==> flow/design.v (excerpt) <==
module Top(clk, rst, Trig, Echo, distance, sel);
input clk, rst, Echo;
output Trig;
output [6:0] distance;
output [3:0] sel;
wire [19:0] dis;
wire [1:0] state;
wire clk_1k;
counter_1000 u3(.clk(clk), .rst(rst), .clkout(clk_1k), .statechange(state));
TrigSignal u1(.clk_1m(clk), .rst(rst), .trig(Trig));
PosCounter u2(.clk_1m(clk), .rst(rst), .echo(Echo), .dis_count(dis));
Showdigit u4(.in(dis),.LED_activating_counter(state),.out1(distance[6:0]),.out2(sel[3:0]));
endmodule  
Settings: LEC_CHECK=0, CAP_MARGIN=35, CORE_MARGIN=2, CORE_UTILIZATION=72, CTS_CLUSTER_DIAMETER=41, HOLD_SLACK_MARGIN=-0.1, MAX_ROUTING_LAYER=met4, PLACE_DENSITY=0.91, SLEW_MARGIN=20, TNS_END_PERCENT=40; clock period 704.0 ns.
run.sh (not shown) runs the stock make flow with config.mk's settings and CLKGATE_MAP_FILE=.
Next try:
==> flow/config.mk (replaced) <==
export PLATFORM = sky130hd
export DESIGN_NAME = Top
export DESIGN_NICKNAME = Top
export VERILOG_FILES = /design/flow/design.v
export SDC_FILE = /design/flow/constraint.sdc
export NUM_CORES = 4
export LEC_CHECK = 0
export ABC_AREA = 1
export CAP_MARGIN = 35
export CORE_MARGIN = 2
export CORE_UTILIZATION = 72
export CTS_CLUSTER_DIAMETER = 243
export CTS_CLUSTER_SIZE = 13
export PLACE_DENSITY_LB_ADDON = 0.24
export SLEW_MARGIN = 20
==> flow/constraint.sdc (replaced) <==
create_clock -name core_clock -period 163.0 [get_ports {clk}]
set_input_delay 32.6000 -clock core_clock [delete_from_list [all_inputs] [get_ports {clk}]]
set_output_delay 32.6000 -clock core_clock [all_outputs]
set_load 0.01 [all_outputs]
Critical path depth increases by 56. Wire length decreases by about 2.1%. Non-clock buffer count decreases by 23. Die size increases by 14%. Cell count increases by 29%. Via count increases by 3.2%. Worst hold slack got worse by 0.022 ns. Worst setup slack got worse by 410 ns. Final area increases by about 14%.
Next try:
--- a/flow/config.mk
+++ b/flow/config.mk
@@ -11,5 +11,6 @@
 export CORE_UTILIZATION = 72
-export CTS_CLUSTER_DIAMETER = 243
+export CTS_CLUSTER_DIAMETER = 325
 export CTS_CLUSTER_SIZE = 13
+export HOLD_SLACK_MARGIN = 0.29
 export PLACE_DENSITY_LB_ADDON = 0.24
-export SLEW_MARGIN = 20
+export SLEW_MARGIN = 5
- The new run passed the timing, design-rule and antenna checks
- design area is about the same
- wire length fell by 1.2%
- hold slack is about the same
- fmax is lower by 0.42%
- setup slack degrades by 0.42 ns
- area after synthesis does not change
- global-route usage fell by 0.25 points
Next try:
==> flow/config.mk (replaced) <==
export PLATFORM = sky130hd
export DESIGN_NAME = Top
export DESIGN_NICKNAME = Top
export VERILOG_FILES = /design/flow/design.v
export SDC_FILE = /design/flow/constraint.sdc
export NUM_CORES = 4
export LEC_CHECK = 0
export ABC_AREA = 1
export CAP_MARGIN = 40
export CORE_MARGIN = 2
export CORE_UTILIZATION = 72
export CTS_CLUSTER_DIAMETER = 191
export CTS_CLUSTER_SIZE = 13
export PLACE_DENSITY_LB_ADDON = 0.28
export SLEW_MARGIN = 40
After rerunning: The new run finished clean. Fmax hardly moves. Wire length grows by 1.7%. Synthesized cell count does not change. Setup slack gains 0.15 ns. Final cell count stays the same. Critical path depth grows by 5. Clock-buffer cell count grows by 1.

========
The RTL this note starts from:
==> flow/design.v <==
module counter_1000(clk,rst,clkout,statechange);
input clk,rst;
output clkout;
output [1:0] statechange;
reg clkout;
reg [9:0] flag1;
reg [1:0] statechange;
always @(posedge clk) 
begin   
    if(rst)
        begin
            flag1<=0;
            clkout<=1'b1;
        end
	else if(flag1<500) 
		begin
			flag1<=flag1+1;
			clkout<=1'b1;
		end 
	else if(flag1<1000)
		begin
			flag1<=flag1+1;
			clkout<=1'b0;
        end
    else if(flag1==1000)
        begin
            flag1<=0;
            clkout<=1'b1;
		end
end
always @(posedge clk)
begin 
    if(rst)
        statechange <= 0;
    else if(flag1==1000)
    begin
        if(statechange<3)
            statechange <= statechange + 1;
        else
            statechange <= 0;
    end
end
endmodule
module TrigSignal(clk_1m,rst,trig);
input clk_1m,rst;
output trig;
reg trig;
reg [16:0]flag1;
always @(posedge clk_1m) 
begin   
    if(rst)
        begin
            flag1<=0;
            trig<=1'b0;
        end
	else if(flag1<15) 
		begin
			flag1<=flag1+1;
			trig<=1'b1;
		end 
	else if(flag1<100000)
		begin
			flag1<=flag1+1;
			trig<=1'b0;
        end
    else if(flag1==100000)
        begin
            flag1<=0;
            trig<=1'b0;
		end
end
endmodule 
module PosCounter(clk_1m,rst,echo,dis_count);
input clk_1m,rst,echo;
output [19:0] dis_count;
reg [19:0] dis_count;
reg [19:0] count;
reg [19:0] countfinal;
always@(posedge clk_1m)
begin 
    if(rst)
    begin
        dis_count <= 0;
        count <= 0;
        countfinal <= 0;
    end
    else if(echo == 1'b1)
    begin
        count <= count+1;
        countfinal <= count;
    end
    else 
    begin
        dis_count <= countfinal *120 >> 6;
        count <= 0;
    end
end 
endmodule  
module Showdigit(in,LED_activating_counter,out1,out2);
input [19:0] in;
input [1:0] LED_activating_counter;
output reg [6:0] out1;
output reg [3:0] out2;
reg [3:0] outnumber;
always @(*)
begin
    case(LED_activating_counter)
    2'b00: 
    begin
        out2 = 4'b0111; 
        outnumber = (in / 10000)%10; 
    end
    2'b01: 
    begin
        out2 = 4'b1011; 
        outnumber = (in / 1000)%10; 
    end
    2'b10: 
    begin
        out2 = 4'b1101; 
        outnumber = ((in / 100)%10); 
    end
    2'b11: 
    begin
        out2 = 4'b1110; 
        outnumber = ((in / 10)%10); 
    end
    default: begin out2 = 4'b1111; outnumber = 4'b0000; end
    endcase
end
always@(*)
begin
    case(outnumber)
    4'b0000: out1 = 7'b0000001;  
    4'b0001: out1 = 7'b1001111;  
    4'b0010: out1 = 7'b0010010;  
    4'b0011: out1 = 7'b0000110;  
    4'b0100: out1 = 7'b1001100;  
    4'b0101: out1 = 7'b0100100;  
    4'b0110: out1 = 7'b0100000;  
    4'b0111: out1 = 7'b0001111;  
    4'b1000: out1 = 7'b0000000;  
    4'b1001: out1 = 7'b0000100;  
    default: out1 = 7'b0000001;  
    endcase
end
endmodule  
module Top(clk, rst, Trig, Echo, distance, sel);
input clk, rst, Echo;
output Trig;
output [6:0] distance;
output [3:0] sel;
wire [19:0] dis;
wire [1:0] state;
wire clk_1k;
counter_1000 u3(.clk(clk), .rst(rst), .clkout(clk_1k), .statechange(state));
TrigSignal u1(.clk_1m(clk), .rst(rst), .trig(Trig));
PosCounter u2(.clk_1m(clk), .rst(rst), .echo(Echo), .dis_count(dis));
Showdigit u4(.in(dis),.LED_activating_counter(state),.out1(distance[6:0]),.out2(sel[3:0]));
endmodule  
export LEC_CHECK = 0
export ABC_AREA = 1
export CAP_MARGIN = 35
export CORE_MARGIN = 2
export CORE_UTILIZATION = 72
export CTS_CLUSTER_DIAMETER = 243
export CTS_CLUSTER_SIZE = 13
export HOLD_SLACK_MARGIN = 0.29
export PLACE_DENSITY_LB_ADDON = 0.24
export SLEW_MARGIN = 20
create_clock -name core_clock -period 163.0 [get_ports {clk}]
==> next run, changes <==
Settings changed: CAP_MARGIN 35 to 10, CORE_ASPECT_RATIO set to 1.82, CTS_CLUSTER_DIAMETER 243 to 272, CTS_CLUSTER_SIZE 13 to 15, GPL_ROUTABILITY_DRIVEN set to 0, GPL_TIMING_DRIVEN set to 1, HOLD_SLACK_MARGIN 0.29 to 0.3, MAX_ROUTING_LAYER set to met5, SLEW_MARGIN 20 to 40.
Result: Wire length goes up by 9.0%. Hold slack improved by 0.0075 ns. Flip-flop count is unchanged. Core utilization goes down by 0.17 points. Area after synthesis does not change.
==> next run, changes <==
Settings changed: CAP_MARGIN 10 to 35, CORE_ASPECT_RATIO 1.82 to not set, CTS_CLUSTER_DIAMETER 272 to 322, CTS_CLUSTER_SIZE 15 to 13, GPL_ROUTABILITY_DRIVEN 0 to not set, GPL_TIMING_DRIVEN 1 to not set, HOLD_SLACK_MARGIN 0.3 to 0.29, MAX_ROUTING_LAYER met5 to not set, SLEW_MARGIN 40 to 5.
After rerunning: Clock skew barely changes; count of clock-buffer cells in the layout fell by 1; routed wire length drops by 9.4%; first-iteration DRC count came out higher by 19%; worst setup slack is better by 0.29 ns; non-clock buffer count drops by 1.
